===== design/flow/run.sh =====
#!/bin/bash
# the make line also repeats each setting of config.mk as NAME=value (left out here)
make -C /OpenROAD-flow-scripts/flow DESIGN_CONFIG=/design/flow/config.mk WORK_HOME=/design/flow/orfs CLKGATE_MAP_FILE= finish

===== design/flow/design.v =====
module segdec(input logic [3:0] in, output logic [6:0] out);
	always_comb
	begin
		case (in)
			4'b0000 :
				out = 7'b0111111;  
			4'b0001 :
				out = 7'b0000110;  
			4'b0010 :
				out = 7'b1011011;  
			4'b0011 :
				out = 7'b1001111;  
			4'b0100 :
				out = 7'b1100110;  
			4'b0101 :
				out = 7'b1101101;  
			4'b0110 :
				out = 7'b1111100;  
			4'b0111 :
				out = 7'b0000111;  
			4'b1000 :
				out = 7'b1111111;  
			4'b1001 :
				out = 7'b1100111;  
			4'b1010 :
				out = 7'b1000000;
			default :
				out = 7'b0000000;
    		endcase
	end
endmodule
module bin_to_bcd(input logic [7:0] in, output logic [3:0][6:0] disp);
logic[3:0] sign_num, units, tens, hundreds;
logic[7:0] num;
logic sign;
always_comb
begin
	sign = in[$high(in)];
	if(sign)  
		num = 0 - in;
	else
		num = in;
	hundreds = num / 100;
	num = num - (hundreds)*100;  
	tens = num / 10;
	num = num - (tens)*10;  
	units = num;
end
always_comb
	if(sign)
		sign_num = 4'hA;
	else
		sign_num = 4'hF;
segdec signdec
(
	.in(sign_num),
	.out(disp[3])
);
segdec hundreddec
(
	.in(hundreds),
	.out(disp[2])
);
segdec tendec
(
	.in(tens),
	.out(disp[1])
);
segdec unitdec
(
	.in(units),
	.out(disp[0])
);
endmodule
module debounce #(parameter int COUNT=500000) (input logic clk, signal_in, output logic signal_out);
logic prev_signal;
int unsigned cnt;
always_ff @(posedge clk)
begin
	if(prev_signal != signal_in)
	begin
		cnt <= 0;  
	end
	else if(cnt >= COUNT)
	begin
		cnt <= 0;  
		signal_out <= signal_in;
	end
	else
	begin
		cnt <= cnt +1;
	end
	prev_signal <= signal_in;
end
endmodule
module read_sm(input logic clk, reset_n, handshake, run, output logic read, done);
enum {HALT, WAIT_1, WAIT_0, DONE} state;
always_ff @(posedge clk, negedge reset_n)
begin
	if(!reset_n)
	begin
		state <= HALT;
		read <= 0;
	end
	else
	begin
		read <= 0;
		unique case(state)
			HALT : if(run) state <= WAIT_1;
			WAIT_1 :
			begin
				if(handshake)
				begin
					state <= WAIT_0;
					read <= '1;  
				end
			end
			WAIT_0 : if(!handshake) state <= DONE;
			DONE : state <= HALT;
		endcase
	end
end
always_comb
	if(state == DONE)
		done = 1;
	else
		done = 0;
endmodule
module sm(input logic clk, input logic [10-1:0] SW, input logic [8-1:0] re_res, im_res, output logic [8-1:0] LED, output logic [8-1:0] re_a, im_a, re_q, im_q);
typedef enum {REAL_A, IMAG_A, REAL_Q, IMAG_Q, DISP_REAL, DISP_IMAG} stateType;
stateType state;
logic reset_n;
logic handshake;
logic [8-1:0] data_in;
always_comb
begin
	reset_n = SW[$high(SW)];
	handshake = SW[$high(SW) -1];
	data_in =  SW[$high(SW) -2 : $low(SW)];
end
logic read_run, read_trigger, read_done;
read_sm re_sm0
(
	.clk(clk),
	.reset_n(reset_n),
	.handshake(handshake),
	.run(read_run),
	.read(read_trigger),
	.done(read_done)
);
always_comb
	read_run = (state == REAL_A) || (state == IMAG_A) || (state == REAL_Q) || (state == IMAG_Q);
always_ff @(posedge clk, negedge reset_n)
begin
	if(!reset_n)
		state <= REAL_A;
	else
	begin
		unique case(state)
			REAL_A: if(read_done) state <= IMAG_A;
			IMAG_A: if(read_done) state <= REAL_Q;
			REAL_Q: if(read_done) state <= IMAG_Q;
			IMAG_Q: if(read_done) state <= DISP_REAL;
			DISP_REAL : if(handshake == 1) state <= DISP_IMAG;
			DISP_IMAG : if(handshake == 0) state <= REAL_A;
		endcase
	end
end
always_ff @(posedge clk)
begin
	if(read_trigger)
	begin
		unique case(state)
			REAL_A: re_a <= data_in;
			IMAG_A: im_a <= data_in;
			REAL_Q: re_q <= data_in;
			IMAG_Q: im_q <= data_in;
			default: ;
		endcase
	end
end
always_comb
begin
	if(state == DISP_REAL)
		LED = re_res;
	else if(state == DISP_IMAG)
		LED = im_res;
	else
		LED = '0;
end
endmodule
module mult(input logic signed [(2*8 -1)-1:0] re_x, im_x, re_y, im_y, output logic signed [2*(2*8 -1)-1:0] re_z, im_z);
logic signed [(2*8 -1)-1:0] a,b,c,d;
always_comb
begin
	a = re_x;
	b = im_x;
	c = re_y;
	d = im_y;
end
logic signed [2*(2*8 -1)-1:0] ac, bd, ad, bc;
always_comb
begin
	ac = a*c;
	bd = b*d;
	ad = a*d;
	bc = b*c;
	re_z = ac - bd;
	im_z = ad + bc;
end
endmodule
module cmplx_mult(
input logic clk,
input logic [10-1:0] switches,
output logic [8-1:0] LED,
output logic [6:0] HEX0,
output logic [6:0] HEX1,
output logic [6:0] HEX2,
output logic [6:0] HEX3,
output logic [6:0] HEX4,
output logic [6:0] HEX5,
output logic [6:0] HEX6,
output logic [6:0] HEX7);
logic [8-1:0] re_a, im_a, re_q, im_q;
logic [8-1:0] re_res, im_res;
logic [10-1:0] SW;
always_comb
	SW[$high(SW)-2:$low(SW)] = switches[$high(switches)-2:$low(switches)];
debounce #(.COUNT(1000)) db0
(
	.clk(clk),
	.signal_in(switches[$high(switches)]),
	.signal_out(SW[$high(SW)])
);
debounce #(.COUNT(1000)) db1
(
	.clk(clk),
	.signal_in(switches[$high(switches)-1]),
	.signal_out(SW[$high(SW)-1])
);
sm sm0 (.*);
logic signed [(2*8 -1)-1:0] re_x, im_x, re_y, im_y;
logic signed [2*(2*8 -1)-1:0] re_z, im_z;
localparam INPUT_SHIFT = (2*8 -1) - 8;
localparam OUTPUT_LOW = 2*INPUT_SHIFT -1;
localparam OUTPUT_HIGH = OUTPUT_LOW + 8 -1;
always_comb
begin
	re_x = $signed(re_a);
	im_x = $signed(im_a);
	re_y = $signed(re_q) << INPUT_SHIFT;
	im_y = $signed(im_q) << INPUT_SHIFT;
	re_res = re_z[OUTPUT_HIGH : OUTPUT_LOW];
	im_res = im_z[OUTPUT_HIGH : OUTPUT_LOW];
end
mult mult0
(.*);
logic [3:0][6:0] sw_hex;
always_comb
begin
	HEX0 = ~ sw_hex[0];  
	HEX1 = ~ sw_hex[1];  
	HEX2 = ~ sw_hex[2];  
	HEX3 = ~ sw_hex[3];  
end
bin_to_bcd sw_disp
(
	.in(SW[7:0]),
	.disp(sw_hex)
);
logic [3:0][6:0] led_hex;
always_comb
begin
	HEX4 = ~ led_hex[0];  
	HEX5 = ~ led_hex[1];  
	HEX6 = ~ led_hex[2];  
	HEX7 = ~ led_hex[3];  
end
bin_to_bcd led_disp
(
	.in(LED),
	.disp(led_hex)
);
endmodule

===== design/flow/config.mk =====
export PLATFORM = sky130hd
export DESIGN_NAME = cmplx_mult
export DESIGN_NICKNAME = cmplx_mult
export VERILOG_FILES = /design/flow/design.v
export SDC_FILE = /design/flow/constraint.sdc
export NUM_CORES = 4
export LEC_CHECK = 0
export CAP_MARGIN = 20
export CORE_MARGIN = 2
export CORE_UTILIZATION = 40
export PLACE_DENSITY = 0.6
export SLEW_MARGIN = 20

===== design/flow/constraint.sdc =====
create_clock -name core_clock -period 20.0 [get_ports {clk}]
set_input_delay 4.0000 -clock core_clock [delete_from_list [all_inputs] [get_ports {clk}]]
set_output_delay 4.0000 -clock core_clock [all_outputs]
set_load 0.01 [all_outputs]

==> metrics.yaml, run 1 <==
sta:
  setup_viol: 0
  fin_setup_tns_ns: 0
  fin_crit_sh_pct: 93.1
  max_slew_margin_pct: 29.7
  clock.fmax_ghz: 0.0537
  period_minus_slack_ns: 18.61
  worstMarginPinSlew_ns: 1.05
  hold_viol_final: 0
  rsz0062_at_grt: "false"
  fin_hold_ws_ns: 0.178
  fin_worst_skew_ns: 0.0102
  drv_slew: 0
yosys:
  yosysMostFrequentCell: "inv_1"
  avgSynthCellArea_sq_um: 8.99
  synth_stat.cells: 1785
  yosys_most_used_dff: "dfxtp_1"
  ys_seq_elements: 111
  yosysChipArea_sq_mm: 0.0160
  ys_sh_simple_pct: 16.7
  synth.area.top_cells: "fa_1 24%, ha_1 14%, inv_1 8.4%, dfxtp_1 8.2%, and2_1 7.1%"
  synthMuxAreaShare_pct: 1.04
  async_flop_share_pct: 9.91
  synth_top_area_share_pct: 24.5
  syn_inst: 1785
  ys_top_logic_family: "adder cells"
  synth_cell_type_count: 86
  common_cells: "357 x inv_1, 196 x fa_1, 181 x and2_1"
  ys_seq_share_pct: 16.3
  syn_area_sq_mm: 0.0160
  synth-edff-count: 34
  synth_area_leader_cell: "fa_1"
  yosysWarnings: 7
  xor_share_pct: 6.77
  aoi_share_pct: 10.3
  fa_ha_area_share_pct: 38.4
worst_setup_path:
  crit_top_cell: "ha_1"
  crit_path_max_fanout: 16
  cp.required_ns: 16.00
  crit_start: "switches[0]"
  cp.arrival_ns: 14.61
  critPathCapture: "HEX0[5]"
  worstSetupStartpointType: "input pin"
  critPathKind: "input pin to output pin"
  reg2reg_to: "db1.cnt[8]$_SDFF_PP0_"
  timing.rr.start: "db1.cnt[15]$_SDFF_PP0_"
  crit_path_end_kind: "output pin"
  worstRegToRegCells: 6
  crit_family: "AND-OR/OR-AND gates"
  critPathMaxStageDelay_ns: 0.84
  worstSetupPathDepth: 37
  path_buffers: 6
  slowest_stage: "a21oi_1"
  r2r_setup_slack_ns: 18.13
global_routing:
  grtUsageTotal_pct: 17.1
  grt_max_degree: 20
  grt_pass1_wl_mm: 58.0
  antenna_found_initial: 0
  grt_pass1_vias: 12000
  grt_overflow_total: 0
clocking:
  cts_setup_buffers: 0
  insertion_delay_ns: 0.34
  cts_resized: 0
  cts.clk_slew.worst_paths_ns: 0.07
  cts_buffer_depth: 2
  clock_sink_count: 111
  cts_root_buffer: "clkbuf_16"
  htreeDepth: 3
  tritoncts: "built"
  cts_buffers: 9
  cts_hold_buffers: 0
placement:
  placed_area_sq_mm: 0.0172
  gp_congestion: 0.837
  hpwl_mm: 27.2
  port_buffers: 60
finish:
  area_growth_pct: 9.09
  layout.nets: 2235
  finalInstanceArea_sq_mm: 0.0175
route:
  detail_route.iter0.violations: 480
  wl_per_cell_um: 14.3
  ant_nets: 0
  drcViolationCount: 0
  routed_via_density: 4.89
  routed_wl_mm: 34.1
  vias: 11600
  diodes: 0
  drtPass1Iterations: 5
floorplan:
  dieArea_sq_mm: 0.0417
  die_h_um: 204
  die_w_um: 204
  ioPinCount: 75
  floorplan.core_util_pct: 40.5
  std_cell_rows: 73
  coreArea_sq_mm: 0.0396
run_status:
  outcome: "complete, no violations"
flow_run:
  warnings: 53
  max_cap_violations: 0
hold_path:
  hp-class: "register to asynchronous set/reset pin"
layout make-up:
cell class,instances,area (sq um)
Clock buffer,10,229
Clock inverter,6,52.6
Fill cell,3936,22100
Inverter,358,1340
Multi-Input combinational cell,1309,12000
Sequential cell,111,2620
Tap cell,525,657
Timing Repair Buffer,63,623
metal layers:
| layer | share of wire (%) | vias to the layer above | global-route usage (%) |
|---|---|---|---|
| met1 | 47 | 5697 | 22.9 |
| met3 | 3.5 | 18 | 1.67 |
| li1 | - | 5751 | - |
| met4 | 1.4 | 0 | 3.26 |
| met2 | 48 | 171 | 29.9 |
| met5 | 0 | - | 0 |
per-stage QoR:
stage | setup slack (ns) | util [%] | std cells
6_report | 1.39 | 44.2 | 2382
5_1_grt | 0.435 | 44.2 | 2382
3_3_place_gp | 1.77 | 43.5 | 2366
4_1_cts | 1.28 | 44.2 | 2382
3_5_place_dp | 1.26 | 43.5 | 2366
2_1_floorplan | 3.92 | - | 1841
==> run 2: changes to the inputs <==
- ABC_AREA: not set -> 1
- CORE_UTILIZATION: 40 -> 72
- CTS_CLUSTER_DIAMETER: not set -> 359
- CTS_CLUSTER_SIZE: not set -> 15
- PLACE_DENSITY: 0.6 -> 0.35
- SETUP_SLACK_MARGIN: not set -> 2.4
- clock period: 20.0 -> 8.24 ns (I/O delays scaled with it)
==> run 2 against run 1 <==
Synthesized area rose by 5.2%. Synthesized cell count rose by 30%. The run now fails in clock tree synthesis. Die size fell by 41%.
==> metrics.yaml, run 2 <==
run_status:
  tool.error: "[ERROR DPL-0033] detailed placement checks failed during check placement."
  stop_stage: "clock tree synthesis"
  outcome: "aborted with a tool error"  # was complete, no violations
yosys:
  ys_top_logic_family: "adder cells"  # unchanged
  ys_seq_elements: 111  # unchanged
  avgSynthCellArea_sq_um: 7.26  # was 8.99 sq um
  ys_sh_simple_pct: 22.3  # was 16.7%
  yosysMostFrequentCell: "inv_1"  # unchanged
  yosys_most_used_dff: "dfxtp_1"  # unchanged
  xor_share_pct: 3.37  # was 6.77%
  aoi_share_pct: 5.26  # was 10.3%
  synth.area.top_cells: "fa_1 23%, inv_1 15%, ha_1 13%, nand2_1 12%, dfxtp_1 7.8%"  # was fa_1 24%, ha_1 14%, inv_1 8.4%, dfxtp_1 8.2%, and2_1 7.1%
  fa_ha_area_share_pct: 36.3  # was 38.4%
  synth_cell_type_count: 53  # was 86
  common_cells: "676 x inv_1, 562 x nand2_1, 196 x fa_1"  # was 357 x inv_1, 196 x fa_1, 181 x and2_1
  async_flop_share_pct: 9.91  # unchanged
  yosysChipArea_sq_mm: 0.0169  # was 0.0160 sq mm
  synthMuxAreaShare_pct: 0  # was 1.04%
  ys_seq_share_pct: 15.5  # was 16.3%
  synth-edff-count: 34  # unchanged
  synth_top_area_share_pct: 23.2  # was 24.5%
  syn_area_sq_mm: 0.0169  # was 0.0160 sq mm
  syn_inst: 2325  # was 1785
  yosysWarnings: 7  # unchanged
  synth_area_leader_cell: "fa_1"  # unchanged
  synth_stat.cells: 2325  # was 1785
floorplan:
  die_w_um: 157  # was 204 um
  coreArea_sq_mm: 0.0233  # was 0.0396 sq mm
  std_cell_rows: 56  # was 73
  die_h_um: 157  # was 204 um
  floorplan.core_util_pct: 72.6  # was 40.5%
  ioPinCount: 75  # unchanged
  dieArea_sq_mm: 0.0247  # was 0.0417 sq mm
placement:
  hpwl_mm: 42.2  # was 27.2 mm
  dp_slack_ns: -4.49  # was 1.26 ns
  port_buffers: 60  # unchanged
  gp_congestion: 0.951  # was 0.837
  placed_area_sq_mm: 0.0211  # was 0.0172 sq mm
  dpl.cell_count: 3048  # was 2366
==> run 3: changes to the inputs <==
- ABC_AREA: 1 -> 0
- CELL_PAD_IN_SITES_GLOBAL_PLACEMENT: not set -> 3
- CORE_UTILIZATION: 72 -> 27
- CTS_CLUSTER_DIAMETER: 359 -> 391
- CTS_CLUSTER_SIZE: 15 -> 99
- PLACE_DENSITY: 0.35 -> 0.89
- SETUP_SLACK_MARGIN: 2.4 -> not set
- SLEW_MARGIN: 20 -> 10
- clock period: 8.24 -> 20.0 ns (I/O delays scaled with it)
==> run 3 against run 2 <==
The run now finishes clean. Synthesized cell count fell by 23%. Die size up 150%. Synthesized area decreased by 4.9%.
==> metrics.yaml, run 3 <==
yosys:
  syn_inst: 1785  # was 2325
  synth.area.top_cells: "fa_1 24%, ha_1 14%, inv_1 8.4%, dfxtp_1 8.2%, and2_1 7.1%"  # was fa_1 23%, inv_1 15%, ha_1 13%, nand2_1 12%, dfxtp_1 7.8%
  synth_cell_type_count: 86  # was 53
  synth_stat.cells: 1785  # was 2325
  yosys_most_used_dff: "dfxtp_1"  # unchanged
  ys_seq_share_pct: 16.3  # was 15.5%
  synthMuxAreaShare_pct: 1.04  # was 0%
  ys_sh_simple_pct: 16.7  # was 22.3%
  ys_seq_elements: 111  # unchanged
  avgSynthCellArea_sq_um: 8.99  # was 7.26 sq um
  fa_ha_area_share_pct: 38.4  # was 36.3%
  synth_top_area_share_pct: 24.5  # was 23.2%
  async_flop_share_pct: 9.91  # unchanged
  syn_area_sq_mm: 0.0160  # was 0.0169 sq mm
  ys_top_logic_family: "adder cells"  # unchanged
  synth_area_leader_cell: "fa_1"  # unchanged
  common_cells: "357 x inv_1, 196 x fa_1, 181 x and2_1"  # was 676 x inv_1, 562 x nand2_1, 196 x fa_1
  xor_share_pct: 6.77  # was 3.37%
  yosysMostFrequentCell: "inv_1"  # unchanged
  yosysWarnings: 7  # unchanged
  yosysChipArea_sq_mm: 0.0160  # was 0.0169 sq mm
  aoi_share_pct: 10.3  # was 5.26%
  synth-edff-count: 34  # unchanged
clocking:
  tritoncts: "built"
  htreeDepth: 3
  cts_buffer_depth: 2
  cts_setup_buffers: 0
  clock_sink_count: 111
  cts_resized: 0
  insertion_delay_ns: 0.35
  cts_root_buffer: "clkbuf_16"
  cts_buffers: 9
  cts.clk_slew.worst_paths_ns: 0.07
  cts_hold_buffers: 0
worst_setup_path:
  crit_top_cell: "ha_1"
  crit_path_end_kind: "output pin"
  worstSetupStartpointType: "input pin"
  worstSetupPathDepth: 37
  crit_family: "simple AND/OR/NAND/NOR gates"
  r2r_setup_slack_ns: 18.15
  critPathMaxStageDelay_ns: 0.70
  worstRegToRegCells: 6
  critPathKind: "input pin to output pin"
  crit_start: "switches[0]"
  critPathCapture: "HEX0[5]"
  cp.required_ns: 16.00
  path_buffers: 6
  crit_path_max_fanout: 11
  timing.rr.start: "db1.cnt[11]$_SDFF_PP0_"
  cp.arrival_ns: 14.46
  slowest_stage: "xor2_1"
  reg2reg_to: "db1.cnt[6]$_SDFF_PP0_"
placement:
  hpwl_mm: 30.3  # was 42.2 mm
  port_buffers: 60  # unchanged
  gp_congestion: 0.812  # was 0.951
global_routing:
  grt_pass1_wl_mm: 62.4
  grt_max_degree: 21
  antenna_found_initial: 0
  grtUsageTotal_pct: 12.7
  grt_pass1_vias: 12000
  grt_overflow_total: 0
route:
  wl_per_cell_um: 14.3
  drtPass1Iterations: 4
  ant_nets: 0
  drcViolationCount: 0
  detail_route.iter0.violations: 525
  vias: 11600
  routed_wl_mm: 37.7
  routed_via_density: 4.42
floorplan:
  ioPinCount: 75  # unchanged
  die_w_um: 248  # was 157 um
  floorplan.core_util_pct: 27.2  # was 72.6%
  die_h_um: 248  # was 157 um
  dieArea_sq_mm: 0.0614  # was 0.0247 sq mm
  std_cell_rows: 89  # was 56
  coreArea_sq_mm: 0.0589  # was 0.0233 sq mm
finish:
  fin_util_pct: 30.3
  layout.nets: 2235
  nFillCells: 6138
  area_growth_pct: 11.3
flow_run:
  max_cap_violations: 0
  warnings: 53
sta:
  period_minus_slack_ns: 18.46
  hold_viol_final: 0
  fin_setup_tns_ns: 0
  rsz0062_at_grt: "false"
  fin_crit_sh_pct: 92.3
  max_slew_margin_pct: 41.3
  fin_worst_skew_ns: 0.0102
  worstMarginPinSlew_ns: 0.867
  clock.fmax_ghz: 0.0542
  drv_slew: 0
  setup_viol: 0
run_status:
  outcome: "complete, no violations"  # was aborted with a tool error
hold_path:
  hp-class: "register to asynchronous set/reset pin"
## run 3: per-stage QoR
| step | hold WS, ns | area, sq um | worst slack, ns | std cells |
|---|---|---|---|---|
| 2_1_floorplan | 0.142 | 16300 | 3.92 | 1841 |
| 3_3_place_gp | 0.189 | 17500 | 1.56 | 2612 |
| 3_5_place_dp | 0.216 | 17500 | 1.11 | 2612 |
| 4_1_cts | 0.225 | 17900 | 1.07 | 2628 |
| 5_1_grt | 0.238 | 17900 | 0.623 | 2630 |
| 6_report | 0.199 | 17900 | 1.54 | 2631 |
## run 3: cell type report
type                    count  area (sq um)  area share (%)
clock buffers              10           250            1.40
clock inverters             6          82.6           0.462
repair buffers             63           621            3.47
diodes                      1          2.50          0.0140
well taps                 773           967            5.41
multi-input cells        1309         12000            67.1
inverters                 358          1340            7.52
flip-flops and latches    111          2620            14.7
## run 3: metal layers
layer | up-vias | part of all wire [%] | GRT usage, %
li1 | 5738 | - | -
met1 | 5697 | 47 | 17.1
met2 | 172 | 49 | 22.4
met3 | 21 | 2.6 | 0.800
met4 | 0 | 1.1 | 2.41
met5 | - | 0 | 0
==> run 4: changes to the inputs <==
- CAP_MARGIN: 20 -> 25
- CELL_PAD_IN_SITES_GLOBAL_PLACEMENT: 3 -> 2
- CORE_ASPECT_RATIO: not set -> 1.37
- CORE_MARGIN: 2 -> 9
- CORE_UTILIZATION: 27 -> 38
- CTS_CLUSTER_DIAMETER: 391 -> not set
- CTS_CLUSTER_SIZE: 99 -> not set
- GPL_TIMING_DRIVEN: not set -> 0
- MAX_ROUTING_LAYER: not set -> met5
- PLACE_DENSITY: 0.89 -> not set
- PLACE_DENSITY_LB_ADDON: not set -> 0.29
- SETUP_SLACK_MARGIN: not set -> 0.42
- SLEW_MARGIN: 10 -> 20
- TNS_END_PERCENT: not set -> 5
- clock period: 20.0 -> 18.8 ns (I/O delays scaled with it)
==> run 4 against run 3 <==
Synthesized cell count unchanged. Non-clock buffer count is 90 higher. Critical path depth increased by 3. Critical path type unchanged.
==> metrics.yaml, run 4 <==
yosys:
  synth_area_leader_cell: "fa_1"  # unchanged
  async_flop_share_pct: 9.91  # unchanged
  fa_ha_area_share_pct: 38.4  # unchanged
  synthMuxAreaShare_pct: 1.04  # unchanged
  yosysMostFrequentCell: "inv_1"  # unchanged
  common_cells: "357 x inv_1, 196 x fa_1, 181 x and2_1"  # unchanged
  yosysWarnings: 7  # unchanged
  synth_cell_type_count: 86  # unchanged
  aoi_share_pct: 10.3  # unchanged
  syn_inst: 1785  # unchanged
  ys_seq_share_pct: 16.3  # unchanged
  ys_top_logic_family: "adder cells"  # unchanged
  yosysChipArea_sq_mm: 0.0160  # unchanged
  avgSynthCellArea_sq_um: 8.99  # unchanged
  syn_area_sq_mm: 0.0160  # unchanged
  ys_sh_simple_pct: 16.7  # unchanged
  ys_seq_elements: 111  # unchanged
  synth.area.top_cells: "fa_1 24%, ha_1 14%, inv_1 8.4%, dfxtp_1 8.2%, and2_1 7.1%"  # unchanged
  synth_stat.cells: 1785  # unchanged
  xor_share_pct: 6.77  # unchanged
  yosys_most_used_dff: "dfxtp_1"  # unchanged
  synth_top_area_share_pct: 24.5  # unchanged
  synth-edff-count: 34  # unchanged
clocking:
  insertion_delay_ns: 0.35  # about the same
  cts.clk_slew.worst_paths_ns: 0.08  # was 0.07 ns
  cts_buffers: 9  # unchanged
  cts_root_buffer: "clkbuf_16"  # unchanged
  clock_sink_count: 111  # unchanged
  cts_buffer_depth: 2  # unchanged
  htreeDepth: 3  # unchanged
  tritoncts: "built"  # unchanged
floorplan:
  floorplan.core_util_pct: 38.7  # was 27.2%
  std_cell_rows: 87  # was 89
  coreArea_sq_mm: 0.0415  # was 0.0589 sq mm
  dieArea_sq_mm: 0.0500  # was 0.0614 sq mm
  die_h_um: 259  # was 248 um
  die_w_um: 194  # was 248 um
  ioPinCount: 75  # unchanged
sta:
  layout_setup_ws_ns: 1.19  # was 1.54 ns
  hold_viol_final: 0  # unchanged
  max_slew_margin_pct: 41.9  # was 41.3%
  fin_worst_skew_ns: 0.00878  # was 0.0102 ns
  drv_slew: 0  # unchanged
  rsz0062_at_grt: "true"  # was false
  clock.fmax_ghz: 0.0568
  period_minus_slack_ns: 17.61
  worstMarginPinSlew_ns: 0.859  # was 0.867 ns
  setup_viol: 0  # unchanged
  fin_crit_sh_pct: 93.7  # was 92.3%
  fin_setup_tns_ns: 0  # unchanged
route:
  drcViolationCount: 0  # unchanged
  ant_nets: 0  # unchanged
  drtPass1Iterations: 5  # was 4
  routed_wl_mm: 41.2  # was 37.7 mm
  diodes: 0  # was 1
  detail_route.iter0.violations: 478  # was 525
  wl_per_cell_um: 16.6  # was 14.3 um
  vias: 12100  # was 11600
  routed_via_density: 4.89  # was 4.42
worst_setup_path:
  crit_family: "AND-OR/OR-AND gates"  # was simple AND/OR/NAND/NOR gates
  worstSetupStartpointType: "input pin"  # unchanged
  critPathCapture: "HEX0[0]"  # was HEX0[5]
  slowest_stage: "clkdlybuf4s50_1"  # was xor2_1
  crit_top_cell: "ha_1"  # unchanged
  timing.rr.start: "db1.cnt[27]$_SDFF_PP0_"  # was db1.cnt[11]$_SDFF_PP0_
  reg2reg_to: "db1.cnt[8]$_SDFF_PP0_"  # was db1.cnt[6]$_SDFF_PP0_
  crit_path_max_fanout: 10  # was 11
  r2r_setup_slack_ns: 16.97  # was 18.15 ns
  crit_start: "switches[0]"  # unchanged
  worstSetupPathDepth: 40  # was 37
  cp.required_ns: 15.04  # was 16.00 ns
  path_buffers: 8  # was 6
  cp.arrival_ns: 13.85  # was 14.46 ns
  worstRegToRegCells: 6  # unchanged
  critPathMaxStageDelay_ns: 0.66  # was 0.70 ns
  crit_path_end_kind: "output pin"  # unchanged
  critPathKind: "input pin to output pin"  # unchanged
global_routing:
  grt_pass1_vias: 12700  # was 12000
  grt_max_degree: 20  # was 21
  antenna_found_initial: 0  # unchanged
  grt_pass1_wl_mm: 66.1  # was 62.4 mm
  grt_overflow_total: 0  # unchanged
  grtUsageTotal_pct: 16.4  # was 12.7%
finish:
  nFillCells: 4156  # was 6138
  area_growth_pct: 13.0  # was 11.3%
  layout.nets: 2325  # was 2235
flow_run:
  max_cap_violations: 0  # unchanged
  warnings: 54  # was 53
placement:
  port_buffers: 60  # unchanged
  dp_slack_ns: 0.602  # was 1.11 ns
  hpwl_mm: 34.4  # was 30.3 mm
  gp_congestion: 0.889  # was 0.812
run_status:
  outcome: "complete, no violations"  # unchanged
hold_path:
  hp-class: "register to asynchronous set/reset pin"  # unchanged
-- run 4: timing repair --
action                                  4_1_cts  5_1_grt
pin swaps                                     0        1
hold buffers                                  0        0
gates resized                                 4       65
setup buffers                                 0       30
gates cloned                                  0        0
endpoints found under the setup margin        4       14
-- run 4: layout make-up --
cell class,instances,area (sq um),share of cell area [%]
multi-input combinational,1309,12000,66.3
sequential,111,2620,14.4
inverter,358,1340,7.41
timing repair buffer,90,826,4.55
tap,534,668,3.68
buffer,63,350,1.93
clock buffer,11,254,1.40
clock inverter,5,45.0,0.248
-- run 4: stage by stage --
| step | std cells | utilization, % | hold slack (ns) | cell area, sq um |
|---|---|---|---|---|
| global placement | 2435 | 42.3 | 0.211 | 17500 |
| detailed placement | 2435 | 42.3 | 0.219 | 17500 |
| finish | 2481 | 43.7 | 0.198 | 18100 |
| global route | 2481 | 43.7 | 0.264 | 18100 |
| CTS | 2451 | 43.0 | 0.224 | 17800 |
| floorplan | 1841 | - | 0.142 | 16300 |
-- run 4: routing by layer --
layer | track usage (%) | routed length, um | vias up
met5 | 0 | 0 | -
met4 | 7.02 | 1680 | 0
met3 | 1.81 | 1610 | 58
met2 | 30.9 | 21500 | 248
met1 | 18.3 | 16300 | 5919
li1 | - | - | 5908
==> run 5: changes to the inputs <==
- ABC_AREA: 0 -> not set
- CAP_MARGIN: 25 -> 20
- CELL_PAD_IN_SITES_GLOBAL_PLACEMENT: 2 -> not set
- CORE_ASPECT_RATIO: 1.37 -> not set
- CORE_MARGIN: 9 -> 2
- CORE_UTILIZATION: 38 -> 23
- GPL_TIMING_DRIVEN: 0 -> not set
- MAX_ROUTING_LAYER: met5 -> not set
- PLACE_DENSITY: not set -> 0.6
- PLACE_DENSITY_LB_ADDON: 0.29 -> not set
- SETUP_SLACK_MARGIN: 0.42 -> not set
- TNS_END_PERCENT: 5 -> not set
- clock period: 18.8 -> 28.7 ns (I/O delays scaled with it)
==> run 5 against run 4 <==
Critical path depth is 3 lower. Still clean. Routed wire length is 17% lower. Non-clock buffer count is 89 lower. Clock skew is 0.00059 ns higher. Flip-flop count stayed put. Final area is 0.49% lower. First-iteration DRC count is 18% higher. Cell count is 12% higher. Utilization is 18 points lower. Synthesized cell count stayed put.
==> metrics.yaml, run 5 <==
run_status:
  outcome: "complete, no violations"  # unchanged
global_routing:
  grtUsageTotal_pct: 9.72  # was 16.4%
  antenna_found_initial: 0  # unchanged
  grt_max_degree: 20  # unchanged
  grt_pass1_vias: 11400  # was 12700
  grt_overflow_total: 0  # unchanged
  grt_pass1_wl_mm: 57.3  # was 66.1 mm
sta:
  worstMarginPinSlew_ns: 1.02  # was 0.859 ns
  clock.fmax_ghz: 0.0456
  period_minus_slack_ns: 21.94
  fin_crit_sh_pct: 76.5  # was 93.7%
  rsz0062_at_grt: "false"  # was true
  layout_setup_ws_ns: 6.76  # was 1.19 ns
  fin_worst_skew_ns: 0.00937  # was 0.00878 ns
  fin_setup_tns_ns: 0  # unchanged
  hold_viol_final: 0  # unchanged
  fin_hold_ws_ns: 0.195  # was 0.198 ns
  setup_viol: 0  # unchanged
  max_slew_margin_pct: 32.3  # was 41.9%
  drv_slew: 0  # unchanged
clocking:
  cts_buffer_depth: 2  # unchanged
  clock_sink_count: 111  # unchanged
  cts_root_buffer: "clkbuf_16"  # unchanged
  cts_buffers: 9  # unchanged
  cts_hold_buffers: 0  # unchanged
  cts_setup_buffers: 0  # unchanged
  cts_resized: 0  # was 4
  insertion_delay_ns: 0.34  # was 0.35 ns
  tritoncts: "built"  # unchanged
  cts.clk_slew.worst_paths_ns: 0.07  # was 0.08 ns
  htreeDepth: 3  # unchanged
worst_setup_path:
  worstSetupPathDepth: 37  # was 40
  crit_start: "switches[0]"  # unchanged
  cp.required_ns: 22.96  # was 15.04 ns
  timing.rr.start: "db1.cnt[29]$_SDFF_PP0_"  # was db1.cnt[27]$_SDFF_PP0_
  crit_family: "AND-OR/OR-AND gates"  # unchanged
  critPathCapture: "HEX0[5]"  # was HEX0[0]
  path_buffers: 6  # was 8
  worstRegToRegCells: 6  # unchanged
  reg2reg_to: "db1.cnt[9]$_SDFF_PP0_"  # was db1.cnt[8]$_SDFF_PP0_
  critPathKind: "input pin to output pin"  # unchanged
  crit_path_end_kind: "output pin"  # unchanged
  slowest_stage: "a21oi_1"  # was clkdlybuf4s50_1
  critPathMaxStageDelay_ns: 0.81  # was 0.66 ns
  cp.arrival_ns: 16.20  # was 13.85 ns
  worstSetupStartpointType: "input pin"  # unchanged
  crit_top_cell: "ha_1"  # unchanged
  crit_path_max_fanout: 16  # was 10
  r2r_setup_slack_ns: 26.94  # was 16.97 ns
yosys:
  synth-edff-count: 34  # unchanged
  synthMuxAreaShare_pct: 1.04  # unchanged
  synth_top_area_share_pct: 24.5  # unchanged
  yosysMostFrequentCell: "inv_1"  # unchanged
  aoi_share_pct: 10.3  # unchanged
  synth_stat.cells: 1785  # unchanged
  avgSynthCellArea_sq_um: 8.99  # unchanged
  yosysChipArea_sq_mm: 0.0160  # unchanged
  ys_seq_elements: 111  # unchanged
  syn_inst: 1785  # unchanged
  synth.area.top_cells: "fa_1 24%, ha_1 14%, inv_1 8.4%, dfxtp_1 8.2%, and2_1 7.1%"  # unchanged
  common_cells: "357 x inv_1, 196 x fa_1, 181 x and2_1"  # unchanged
  async_flop_share_pct: 9.91  # unchanged
  synth_area_leader_cell: "fa_1"  # unchanged
  ys_seq_share_pct: 16.3  # unchanged
  yosysWarnings: 7  # unchanged
  fa_ha_area_share_pct: 38.4  # unchanged
  ys_top_logic_family: "adder cells"  # unchanged
  xor_share_pct: 6.77  # unchanged
  synth_cell_type_count: 86  # unchanged
  yosys_most_used_dff: "dfxtp_1"  # unchanged
  syn_area_sq_mm: 0.0160  # unchanged
  ys_sh_simple_pct: 16.7  # unchanged
placement:
  dpl.cell_count: 2773  # was 2435
  dp_slack_ns: 6.71  # was 0.602 ns
  hpwl_mm: 27.8  # was 34.4 mm
  gp_congestion: 0.786  # was 0.889
  port_buffers: 60  # unchanged
  placed_area_sq_mm: 0.0177  # was 0.0175 sq mm
route:
  routed_via_density: 4.11  # was 4.89
  ant_nets: 0  # unchanged
  diodes: 0  # unchanged
  wl_per_cell_um: 12.3  # was 16.6 um
  drtPass1Iterations: 5  # unchanged
  vias: 11500  # was 12100
  drcViolationCount: 0  # unchanged
  detail_route.iter0.violations: 565  # was 478
  routed_wl_mm: 34.2  # was 41.2 mm
floorplan:
  std_cell_rows: 96  # was 87
  ioPinCount: 75  # unchanged
  die_w_um: 268  # was 194 um
  coreArea_sq_mm: 0.0688  # was 0.0415 sq mm
  die_h_um: 268  # was 259 um
  dieArea_sq_mm: 0.0719  # was 0.0500 sq mm
  floorplan.core_util_pct: 23.3  # was 38.7%
finish:
  finalInstanceArea_sq_mm: 0.0180  # was 0.0181 sq mm
  layout.nets: 2236  # was 2325
  area_growth_pct: 12.5  # was 13.0%
  nFillCells: 7441  # was 4156
  fin_util_pct: 26.2  # was 43.7%
  fin_cells: 2789  # was 2481
flow_run:
  warnings: 53  # was 54
  max_cap_violations: 0  # unchanged
hold_path:
  hp-class: "register to asynchronous set/reset pin"  # unchanged
run 5: layer usage:
layer  global-route usage [%]  up-vias  share of wire (%)
li1                         -     5742                  -
met1                     13.7     5507                 49
met2                     16.2      179                 46
met3                    0.935       31                3.1
met4                     1.80        0                1.8
met5                        0        -                  0
run 5: cell type report:
| class | count | area [sq um] | area share [%] |
|---|---|---|---|
| clock buffer | 9 | 225 | 1.25 |
| clock inverter | 7 | 80.1 | 0.444 |
| inverter | 358 | 1340 | 7.45 |
| multi-input combinational | 1309 | 12000 | 66.4 |
| sequential | 111 | 2620 | 14.5 |
| tap | 931 | 1160 | 6.46 |
| timing repair buffer | 64 | 631 | 3.49 |
==> run 6: changes to the inputs <==
- CORE_UTILIZATION: 23 -> 72
- CTS_CLUSTER_DIAMETER: not set -> 47
- CTS_CLUSTER_SIZE: not set -> 41
- GPL_TIMING_DRIVEN: not set -> 1
- MAX_ROUTING_LAYER: not set -> met4
- PLACE_DENSITY: 0.6 -> 0.64
- SETUP_SLACK_MARGIN: not set -> 4.69
- SLEW_MARGIN: 20 -> 15
- clock period: 28.7 -> 15.7 ns (I/O delays scaled with it)
==> run 6 against run 5 <==
The run now fails in global routing. Synthesized area did not move. Synthesized cell count did not move. Die size shrank 67%.
==> metrics.yaml, run 6 <==
run_status:
  outcome: "aborted with a tool error"  # was complete, no violations
  stop_stage: "global routing"
yosys:
  syn_inst: 1785  # unchanged
  yosysMostFrequentCell: "inv_1"  # unchanged
  common_cells: "357 x inv_1, 196 x fa_1, 181 x and2_1"  # unchanged
  aoi_share_pct: 10.3  # unchanged
  synth-edff-count: 34  # unchanged
  synthMuxAreaShare_pct: 1.04  # unchanged
  synth.area.top_cells: "fa_1 24%, ha_1 14%, inv_1 8.4%, dfxtp_1 8.2%, and2_1 7.1%"  # unchanged
  yosysChipArea_sq_mm: 0.0160  # unchanged
  synth_area_leader_cell: "fa_1"  # unchanged
  syn_area_sq_mm: 0.0160  # unchanged
  synth_cell_type_count: 86  # unchanged
  avgSynthCellArea_sq_um: 8.99  # unchanged
  synth_stat.cells: 1785  # unchanged
  synth_top_area_share_pct: 24.5  # unchanged
  async_flop_share_pct: 9.91  # unchanged
  ys_top_logic_family: "adder cells"  # unchanged
  yosys_most_used_dff: "dfxtp_1"  # unchanged
  ys_sh_simple_pct: 16.7  # unchanged
  yosysWarnings: 7  # unchanged
  ys_seq_share_pct: 16.3  # unchanged
  ys_seq_elements: 111  # unchanged
  fa_ha_area_share_pct: 38.4  # unchanged
  xor_share_pct: 6.77  # unchanged
floorplan:
  die_w_um: 153  # was 268 um
  ioPinCount: 75  # unchanged
  floorplan.core_util_pct: 73.5  # was 23.3%
  dieArea_sq_mm: 0.0235  # was 0.0719 sq mm
  std_cell_rows: 54  # was 96
  coreArea_sq_mm: 0.0218  # was 0.0688 sq mm
  die_h_um: 153  # was 268 um
clocking:
  htreeDepth: 3  # unchanged
  cts_buffers: 9  # unchanged
  cts_root_buffer: "clkbuf_16"  # unchanged
  cts_buffer_depth: 2  # unchanged
  cts_hold_buffers: 0  # unchanged
  clock_sink_count: 111  # unchanged
placement:
  hpwl_mm: 29.9  # was 27.8 mm
  port_buffers: 60  # unchanged
  gp_congestion: 0.938  # was 0.786
  dp_slack_ns: -0.128  # was 6.71 ns
  dpl.cell_count: 2159  # was 2773
run 6: timing repair:
action | in CTS
gates resized | 318
buffers inserted | 153
gates cloned | 2
setup endpoints to repair | 33
pin swaps | 96
run 6: through the flow:
stage / utilization [%] / TNS, ns / instance area [sq um]
2_1_floorplan: - / 0 / 17000
3_3_place_gp: 81.8 / 0 / 17800
3_5_place_dp: 81.8 / -0.258 / 17800
4_1_cts: 91.0 / 0 / 19900
==> run 7: changes to the inputs <==
- ABC_AREA: not set -> 1
- CORE_ASPECT_RATIO: not set -> 0.69
- CTS_CLUSTER_DIAMETER: 47 -> 373
- CTS_CLUSTER_SIZE: 41 -> 98
- GPL_TIMING_DRIVEN: 1 -> not set
- MAX_ROUTING_LAYER: met4 -> not set
- PLACE_DENSITY: 0.64 -> 0.41
- SETUP_SLACK_MARGIN: 4.69 -> not set
- SLEW_MARGIN: 15 -> 20
- clock period: 15.7 -> 18.1 ns (I/O delays scaled with it)
==> run 7 against run 6 <==
Die size is 5.1% higher. Synthesized area up 5.2%. Synthesized cell count increased by 30%. The run now finishes clean.
==> metrics.yaml, run 7 <==
global_routing:
  met1_usage_pct: 50.0
  grt_overflow_total: 0
  grt_pass1_vias: 13700
  grt_use_met3_pct: 5.90
  use_met2_pct: 50.0
  grt_pass1_wl_mm: 66.2
  grt-busiest-layer: "met2"
  grtUsageTotal_pct: 33.2
  grt_max_degree: 23
  antenna_found_initial: 0
route:
  wl_per_cell_um: 14.8
  detail_route.iter0.violations: 1508
  diodes: 0
  vias: 14600
  routed_wl_mm: 40.7
  ant_nets: 0
  drtPass1Iterations: 6
  routed_via_density: 5.29
  drcViolationCount: 0
worst_setup_path:
  path_buffers: 18
  cp.required_ns: 14.48
  slowest_stage: "edfxtp_1"
  crit_family: "adder cells"
  worstSetupPathDepth: 75
  critPathMaxStageDelay_ns: 0.76
  crit_start: "sm0.re_a[4]$_DFFE_PP_"
  critPathCapture: "HEX4[1]"
  reg2reg_to: "db1.cnt[3]$_SDFF_PP0_"
  crit_path_end_kind: "output pin"
  worstRegToRegCells: 5
  critPathKind: "register to output pin"
  timing.rr.start: "db1.cnt[11]$_SDFF_PP0_"
  crit_top_cell: "inv_1"
  r2r_setup_slack_ns: 16.48
  worstSetupStartpointType: "register"
  cp.arrival_ns: 13.36
  crit_path_max_fanout: 15
sta:
  worstMarginPinSlew_ns: 1.05
  max_slew_margin_pct: 29.5
  fin_crit_sh_pct: 93.8
  fin_worst_skew_ns: 0.00976
  clock.fmax_ghz: 0.0589
  drv_slew: 0
  period_minus_slack_ns: 16.98
  hold_viol_final: 0
  setup_viol: 0
clocking:
  cts_buffer_depth: 2  # unchanged
  tritoncts: "built"
  insertion_delay_ns: 0.35
  cts_buffers: 9  # unchanged
  clock_sink_count: 111  # unchanged
  cts_root_buffer: "clkbuf_16"  # unchanged
  cts.clk_slew.worst_paths_ns: 0.08
  htreeDepth: 3  # unchanged
yosys:
  synth_cell_type_count: 53  # was 86
  async_flop_share_pct: 9.91  # unchanged
  avgSynthCellArea_sq_um: 7.26  # was 8.99 sq um
  synth_top_area_share_pct: 23.2  # was 24.5%
  yosys_most_used_dff: "dfxtp_1"  # unchanged
  ys_seq_share_pct: 15.5  # was 16.3%
  yosysChipArea_sq_mm: 0.0169  # was 0.0160 sq mm
  aoi_share_pct: 5.26  # was 10.3%
  xor_share_pct: 3.37  # was 6.77%
  common_cells: "676 x inv_1, 562 x nand2_1, 196 x fa_1"  # was 357 x inv_1, 196 x fa_1, 181 x and2_1
  ys_sh_simple_pct: 22.3  # was 16.7%
  syn_inst: 2325  # was 1785
  synthMuxAreaShare_pct: 0  # was 1.04%
  fa_ha_area_share_pct: 36.3  # was 38.4%
  synth.area.top_cells: "fa_1 23%, inv_1 15%, ha_1 13%, nand2_1 12%, dfxtp_1 7.8%"  # was fa_1 24%, ha_1 14%, inv_1 8.4%, dfxtp_1 8.2%, and2_1 7.1%
  ys_seq_elements: 111  # unchanged
  synth_area_leader_cell: "fa_1"  # unchanged
  ys_top_logic_family: "adder cells"  # unchanged
  yosysWarnings: 7  # unchanged
  synth-edff-count: 34  # unchanged
  syn_area_sq_mm: 0.0169  # was 0.0160 sq mm
  synth_stat.cells: 2325  # was 1785
  yosysMostFrequentCell: "inv_1"  # unchanged
finish:
  nFillCells: 1572
  fin_cells: 2755
  fin_util_pct: 80.4
  layout.nets: 2821
  area_growth_pct: 9.61
floorplan:
  std_cell_rows: 46  # was 54
  floorplan.core_util_pct: 73.3  # was 73.5%
  die_h_um: 131  # was 153 um
  die_w_um: 188  # was 153 um
  dieArea_sq_mm: 0.0247  # was 0.0235 sq mm
  ioPinCount: 75  # unchanged
  coreArea_sq_mm: 0.0230  # was 0.0218 sq mm
run_status:
  outcome: "complete, no violations"  # was aborted with a tool error
hold_path:
  hp-class: "register to asynchronous set/reset pin"
placement:
  dpl.cell_count: 2689  # was 2159
  hpwl_mm: 32.0  # was 29.9 mm
  port_buffers: 60  # unchanged
  gp_congestion: 0.955  # was 0.938
flow_run:
  max_cap_violations: 0
  warnings: 55
## run 7: metrics by stage
stage               hold WS [ns]  instance area [sq um]  setup WS, ns  TNS (ns)
finish                     0.228                  18500          1.12         0
global route               0.299                  18500       -0.0353   -0.0597
CTS                        0.243                  18100         0.899         0
detailed placement         0.226                  17800          1.35         0
global placement           0.235                  17800          1.79         0
floorplan                  0.142                  17100          3.51         0
## run 7: routing by layer
layer | up-vias | share of wire (%)
met5 | - | 0
met2 | 728 | 42
li1 | 6996 | -
met1 | 6770 | 44
met4 | 0 | 2.3
met3 | 71 | 12
## run 7: cell type report
cell class | instances | area (sq um) | area share [%]
multi-input combinational | 1519 | 11600 | 62.5
sequential | 111 | 2620 | 14.2
inverter | 686 | 2590 | 14.0
timing repair buffer | 111 | 1030 | 5.55
tap | 312 | 390 | 2.11
clock buffer | 9 | 225 | 1.22
clock inverter | 7 | 86.3 | 0.467
## run 7: what timing repair did
| action | 4_1_cts | 5_1_grt |
|---|---|---|
| endpoints found under the hold margin | 0 | 0 |
| endpoints found under the setup margin | 0 | 7 |
| hold buffers | 0 | 0 |
| buffers inserted | 0 | 50 |
| resized | 0 | 4 |
==> run 8: changes to the inputs <==
- CORE_ASPECT_RATIO: 0.69 -> not set
- CTS_CLUSTER_DIAMETER: 373 -> 397
- CTS_CLUSTER_SIZE: 98 -> 97
- PLACE_DENSITY: 0.41 -> 0.38
- TNS_END_PERCENT: not set -> 20
- clock period: 18.1 -> 11.1 ns (I/O delays scaled with it)
==> run 8 against run 7 <==
The flow now stops in global routing. Synthesized cell count stayed put. Synthesized area stayed put. Die size hardly changed.
==> metrics.yaml, run 8 <==
floorplan:
  dieArea_sq_mm: 0.0247  # about the same
  coreArea_sq_mm: 0.0233  # was 0.0230 sq mm
  die_h_um: 157  # was 131 um
  floorplan.core_util_pct: 72.6  # was 73.3%
  std_cell_rows: 56  # was 46
  ioPinCount: 75  # unchanged
  die_w_um: 157  # was 188 um
run_status:
  tool.error: "[ERROR GRT-0232] Routing congestion too high. Check the congestion heatmap in the GUI."
  stop_stage: "global routing"
  outcome: "aborted with a tool error"  # was complete, no violations
yosys:
  syn_area_sq_mm: 0.0169  # unchanged
  synth_stat.cells: 2325  # unchanged
  synthMuxAreaShare_pct: 0  # unchanged
  fa_ha_area_share_pct: 36.3  # unchanged
  xor_share_pct: 3.37  # unchanged
  syn_inst: 2325  # unchanged
  async_flop_share_pct: 9.91  # unchanged
  yosysChipArea_sq_mm: 0.0169  # unchanged
  yosysMostFrequentCell: "inv_1"  # unchanged
  ys_seq_share_pct: 15.5  # unchanged
  common_cells: "676 x inv_1, 562 x nand2_1, 196 x fa_1"  # unchanged
  synth-edff-count: 34  # unchanged
  synth_cell_type_count: 53  # unchanged
  synth.area.top_cells: "fa_1 23%, inv_1 15%, ha_1 13%, nand2_1 12%, dfxtp_1 7.8%"  # unchanged
  synth_area_leader_cell: "fa_1"  # unchanged
  ys_top_logic_family: "adder cells"  # unchanged
  ys_sh_simple_pct: 22.3  # unchanged
  synth_top_area_share_pct: 23.2  # unchanged
  yosys_most_used_dff: "dfxtp_1"  # unchanged
  yosysWarnings: 7  # unchanged
  aoi_share_pct: 5.26  # unchanged
  ys_seq_elements: 111  # unchanged
  avgSynthCellArea_sq_um: 7.26  # unchanged
clocking:
  cts_buffer_depth: 2  # unchanged
  cts_hold_buffers: 0  # unchanged
  htreeDepth: 3  # unchanged
  cts_root_buffer: "clkbuf_16"  # unchanged
  clock_sink_count: 111  # unchanged
  cts_buffers: 9  # unchanged
placement:
  hpwl_mm: 39.8  # was 32.0 mm
  gp_congestion: 0.997  # was 0.955
  dp_slack_ns: -2.26  # was 1.35 ns
  placed_area_sq_mm: 0.0206  # was 0.0178 sq mm
  port_buffers: 60  # unchanged
global_routing:
  grtUsageTotal_pct: 71.3
  grt_overflow_total: 8
==> run 8: per-layer routing <==
metal	GRT usage, %	GRT overflow
met1	68.2	0
met2	91.6	3
met3	54.5	1
met4	73.4	4
met5	20.5	0
==> run 8: metrics by stage <==
step / cells / utilization [%]
after floorplan: 2381 / -
after global placement: 3034 / 88.7
after CTS: 3091 / 92.7
after detailed placement: 3034 / 88.7
==> run 8: repair_timing <==
action	in CTS
setup endpoints to repair	28
hold endpoints to repair	0
pin swaps	85
resized	134
buffers inserted	41
==> run 9: changes to the inputs <==
- CORE_UTILIZATION: 72 -> 62
- CTS_CLUSTER_DIAMETER: 397 -> not set
- CTS_CLUSTER_SIZE: 97 -> not set
- PLACE_DENSITY: 0.38 -> 0.6
- TNS_END_PERCENT: 20 -> not set
- clock period: 11.1 -> 16.7 ns (I/O delays scaled with it)
==> run 9 against run 8 <==
Now clean on timing, DRC and antenna. Die size grew 16%. Synthesized area is the same. Synthesized cell count is the same.
==> metrics.yaml, run 9 <==
clocking:
  clock_sink_count: 111  # unchanged
  tritoncts: "built"
  cts_root_buffer: "clkbuf_16"  # unchanged
  cts.clk_slew.worst_paths_ns: 0.08
  cts_buffers: 9  # unchanged
  htreeDepth: 3  # unchanged
  cts_buffer_depth: 2  # unchanged
  insertion_delay_ns: 0.35
route:
  routed_via_density: 5.00
  drcViolationCount: 0
  diodes: 0
  detail_route.iter0.violations: 726
  vias: 14100
  drtPass1Iterations: 7
  routed_wl_mm: 38.8
  wl_per_cell_um: 13.7
  ant_nets: 0
yosys:
  syn_area_sq_mm: 0.0169  # unchanged
  synth_top_area_share_pct: 23.2  # unchanged
  aoi_share_pct: 5.26  # unchanged
  fa_ha_area_share_pct: 36.3  # unchanged
  synth_cell_type_count: 53  # unchanged
  syn_inst: 2325  # unchanged
  yosysWarnings: 7  # unchanged
  synthMuxAreaShare_pct: 0  # unchanged
  avgSynthCellArea_sq_um: 7.26  # unchanged
  ys_seq_elements: 111  # unchanged
  yosysMostFrequentCell: "inv_1"  # unchanged
  async_flop_share_pct: 9.91  # unchanged
  synth.area.top_cells: "fa_1 23%, inv_1 15%, ha_1 13%, nand2_1 12%, dfxtp_1 7.8%"  # unchanged
  common_cells: "676 x inv_1, 562 x nand2_1, 196 x fa_1"  # unchanged
  synth_stat.cells: 2325  # unchanged
  yosysChipArea_sq_mm: 0.0169  # unchanged
  ys_seq_share_pct: 15.5  # unchanged
  synth-edff-count: 34  # unchanged
  synth_area_leader_cell: "fa_1"  # unchanged
  ys_sh_simple_pct: 22.3  # unchanged
  ys_top_logic_family: "adder cells"  # unchanged
  xor_share_pct: 3.37  # unchanged
  yosys_most_used_dff: "dfxtp_1"  # unchanged
finish:
  layout.nets: 2861
  fin_util_pct: 70.3
  area_growth_pct: 11.9
  finalInstanceArea_sq_mm: 0.0189
worst_setup_path:
  worstRegToRegCells: 5
  crit_top_cell: "nand2_1"
  critPathKind: "register to output pin"
  worstSetupPathDepth: 76
  timing.rr.start: "db1.cnt[11]$_SDFF_PP0_"
  cp.arrival_ns: 12.27
  reg2reg_to: "db1.cnt[4]$_SDFF_PP0_"
  slowest_stage: "fa_1"
  crit_path_end_kind: "output pin"
  path_buffers: 18
  critPathMaxStageDelay_ns: 0.55
  crit_family: "adder cells"
  cp.required_ns: 13.36
  crit_path_max_fanout: 10
  critPathCapture: "HEX4[2]"
  crit_start: "sm0.im_q[7]$_DFFE_PP_"
  r2r_setup_slack_ns: 14.94
  worstSetupStartpointType: "register"
floorplan:
  die_w_um: 169  # was 157 um
  ioPinCount: 75  # unchanged
  std_cell_rows: 60  # was 56
  die_h_um: 169  # was 157 um
  floorplan.core_util_pct: 62.8  # was 72.6%
  dieArea_sq_mm: 0.0286  # was 0.0247 sq mm
  coreArea_sq_mm: 0.0269  # was 0.0233 sq mm
sta:
  worstMarginPinSlew_ns: 0.684
  period_minus_slack_ns: 15.61
  clock.fmax_ghz: 0.0641
  fin_setup_tns_ns: 0
  setup_viol: 0
  max_slew_margin_pct: 54.2
  fin_hold_ws_ns: 0.225
  fin_worst_skew_ns: 0.00684
  fin_crit_sh_pct: 93.4
  drv_slew: 0
  hold_viol_final: 0
global_routing:
  grtUsageTotal_pct: 28.0
  grt_pass1_wl_mm: 64.3
  grt_pass1_vias: 13900
  grt_max_degree: 22
  antenna_found_initial: 0
  grt_overflow_total: 0
placement:
  port_buffers: 60  # unchanged
  gp_congestion: 0.932  # was 0.997
  hpwl_mm: 31.4  # was 39.8 mm
  placed_area_sq_mm: 0.0178  # was 0.0206 sq mm
flow_run:
  warnings: 55
  max_cap_violations: 0
run_status:
  outcome: "complete, no violations"  # was aborted with a tool error
hold_path:
  hp-class: "register to asynchronous set/reset pin"
-- run 9: layer usage --
metal  global-route usage, %  share of wire [%]
met5                       0                  0
met3                    2.74                4.7
met4                    10.4                3.3
met2                    49.7                 49
met1                    35.5                 43
-- run 9: final cells by class --
type | instances | area [sq um]
Multi-Input combinational cell | 1519 | 11600
Fill cell | 2288 | 7980
Sequential cell | 111 | 2620
Inverter | 686 | 2590
Timing Repair Buffer | 151 | 1330
Tap cell | 341 | 427
Clock buffer | 9 | 225
Clock inverter | 7 | 73.8
-- run 9: stage by stage --
step | instances | setup WS [ns]
after floorplan | 2381 | 2.39
after global placement | 2724 | 1.12
after detailed placement | 2724 | 0.684
after CTS | 2740 | 0.252
after global routing | 2824 | -0.136
final | 2824 | 1.09
-- run 9: what timing repair did --
item / 4_1_cts / 5_1_grt
gates resized: 0 / 22
buffers inserted: 0 / 84
endpoints found under the setup margin: 0 / 14
hold buffers: 0 / 0
==> run 10: changes to the inputs <==
- ABC_AREA: 1 -> not set
- CORE_UTILIZATION: 62 -> 40
- SETUP_SLACK_MARGIN: not set -> -0.2
- clock period: 16.7 -> 18.8 ns (I/O delays scaled with it)
==> run 10 against run 9 <==
Still clean. Worst setup slack lost 0.20 ns. Die size grew 46%. Worst hold slack lost 0.049 ns.
==> metrics.yaml, run 10 <==
worst_setup_path:
  crit_top_cell: "ha_1"  # was nand2_1
  path_buffers: 6  # was 18
  cp.arrival_ns: 14.14  # was 12.27 ns
  worstRegToRegCells: 6  # was 5
  r2r_setup_slack_ns: 16.96  # was 14.94 ns
  critPathMaxStageDelay_ns: 0.82  # was 0.55 ns
  worstSetupPathDepth: 38  # was 76
  critPathKind: "input pin to output pin"  # was register to output pin
  timing.rr.start: "db1.cnt[11]$_SDFF_PP0_"  # unchanged
  crit_path_max_fanout: 16  # was 10
  worstSetupStartpointType: "input pin"  # was register
  slowest_stage: "a21oi_1"  # was fa_1
  cp.required_ns: 15.04  # was 13.36 ns
  crit_family: "AND-OR/OR-AND gates"  # was adder cells
  crit_path_end_kind: "output pin"  # unchanged
  critPathCapture: "HEX0[5]"  # was HEX4[2]
  reg2reg_to: "db1.cnt[8]$_SDFF_PP0_"  # was db1.cnt[4]$_SDFF_PP0_
  crit_start: "switches[0]"  # was sm0.im_q[7]$_DFFE_PP_
clocking:
  htreeDepth: 3  # unchanged
  clock_sink_count: 111  # unchanged
  cts_resized: 0  # unchanged
  insertion_delay_ns: 0.35  # about the same
  cts.clk_slew.worst_paths_ns: 0.08  # about the same
  cts_hold_buffers: 0  # unchanged
  tritoncts: "built"  # unchanged
  cts_setup_buffers: 0  # unchanged
  cts_root_buffer: "clkbuf_16"  # unchanged
  cts_buffer_depth: 2  # unchanged
  cts_buffers: 9  # unchanged
yosys:
  synth_stat.cells: 1785  # was 2325
  avgSynthCellArea_sq_um: 8.99  # was 7.26 sq um
  ys_top_logic_family: "adder cells"  # unchanged
  synthMuxAreaShare_pct: 1.04  # was 0%
  synth.area.top_cells: "fa_1 24%, ha_1 14%, inv_1 8.4%, dfxtp_1 8.2%, and2_1 7.1%"  # was fa_1 23%, inv_1 15%, ha_1 13%, nand2_1 12%, dfxtp_1 7.8%
  ys_seq_elements: 111  # unchanged
  synth_area_leader_cell: "fa_1"  # unchanged
  yosysWarnings: 7  # unchanged
  ys_sh_simple_pct: 16.7  # was 22.3%
  syn_area_sq_mm: 0.0160  # was 0.0169 sq mm
  aoi_share_pct: 10.3  # was 5.26%
  xor_share_pct: 6.77  # was 3.37%
  synth_cell_type_count: 86  # was 53
  yosysMostFrequentCell: "inv_1"  # unchanged
  syn_inst: 1785  # was 2325
  yosysChipArea_sq_mm: 0.0160  # was 0.0169 sq mm
  yosys_most_used_dff: "dfxtp_1"  # unchanged
  common_cells: "357 x inv_1, 196 x fa_1, 181 x and2_1"  # was 676 x inv_1, 562 x nand2_1, 196 x fa_1
  fa_ha_area_share_pct: 38.4  # was 36.3%
  ys_seq_share_pct: 16.3  # was 15.5%
  synth-edff-count: 34  # unchanged
  async_flop_share_pct: 9.91  # unchanged
  synth_top_area_share_pct: 24.5  # was 23.2%
placement:
  dp_slack_ns: 0.877  # was 0.684 ns
  port_buffers: 60  # unchanged
  hpwl_mm: 27.4  # was 31.4 mm
  gp_congestion: 0.858  # was 0.932
sta:
  clock.fmax_ghz: 0.0559
  setup_viol: 0  # unchanged
  period_minus_slack_ns: 17.90
  drv_slew: 0  # unchanged
  fin_hold_ws_ns: 0.176  # was 0.225 ns
  max_slew_margin_pct: 31.3  # was 54.2%
  fin_worst_skew_ns: 0.00834  # was 0.00684 ns
  fin_crit_sh_pct: 95.2  # was 93.4%
  hold_viol_final: 0  # unchanged
  layout_setup_ws_ns: 0.900  # was 1.09 ns
  worstMarginPinSlew_ns: 1.03  # was 0.684 ns
floorplan:
  die_h_um: 204  # was 169 um
  die_w_um: 204  # was 169 um
  std_cell_rows: 73  # was 60
  dieArea_sq_mm: 0.0417  # was 0.0286 sq mm
  coreArea_sq_mm: 0.0396  # was 0.0269 sq mm
  floorplan.core_util_pct: 40.5  # was 62.8%
  ioPinCount: 75  # unchanged
finish:
  area_growth_pct: 9.43  # was 11.9%
  layout.nets: 2240  # was 2861
global_routing:
  antenna_found_initial: 0  # unchanged
  grtUsageTotal_pct: 17.4  # was 28.0%
  grt_max_degree: 21  # was 22
  grt_pass1_wl_mm: 58.8  # was 64.3 mm
  grt_pass1_vias: 12100  # was 13900
  grt_overflow_total: 0  # unchanged
run_status:
  outcome: "complete, no violations"  # unchanged
route:
  vias: 11600  # was 14100
  ant_nets: 0  # unchanged
  drtPass1Iterations: 4  # was 7
  detail_route.iter0.violations: 629  # was 726
  routed_via_density: 4.86  # was 5.00
  drcViolationCount: 0  # unchanged
  routed_wl_mm: 33.8  # was 38.8 mm
  wl_per_cell_um: 14.2  # was 13.7 um
  diodes: 0  # unchanged
hold_path:
  hp-class: "register to asynchronous set/reset pin"  # unchanged
flow_run:
  warnings: 53  # was 55
  max_cap_violations: 0  # unchanged
-- run 10: cell type report --
cell class              instances  area [sq um]
multi-input cells            1309         12000
clock inverters                 6          60.1
fillers                      3959         22100
clock buffers                  10           239
well taps                     525           657
flip-flops and latches        111          2620
repair buffers                 68           661
inverters                     358          1340
-- run 10: routing by layer --
metal | global-route usage [%] | vias up | part of all wire (%)
met5 | 0 | - | 0
met4 | 4.14 | 0 | 1.9
met3 | 1.42 | 30 | 3.8
met2 | 30.0 | 224 | 48
met1 | 23.6 | 5591 | 47
li1 | - | 5754 | -
-- run 10: stage by stage --
stage	std cells	util [%]	instance area, sq um	TNS (ns)
2_1_floorplan	1841	-	16300	0
3_3_place_gp	2371	43.5	17300	0
3_5_place_dp	2371	43.5	17300	0
4_1_cts	2387	44.3	17600	0
5_1_grt	2387	44.3	17600	-0.139
6_report	2387	44.3	17600	0
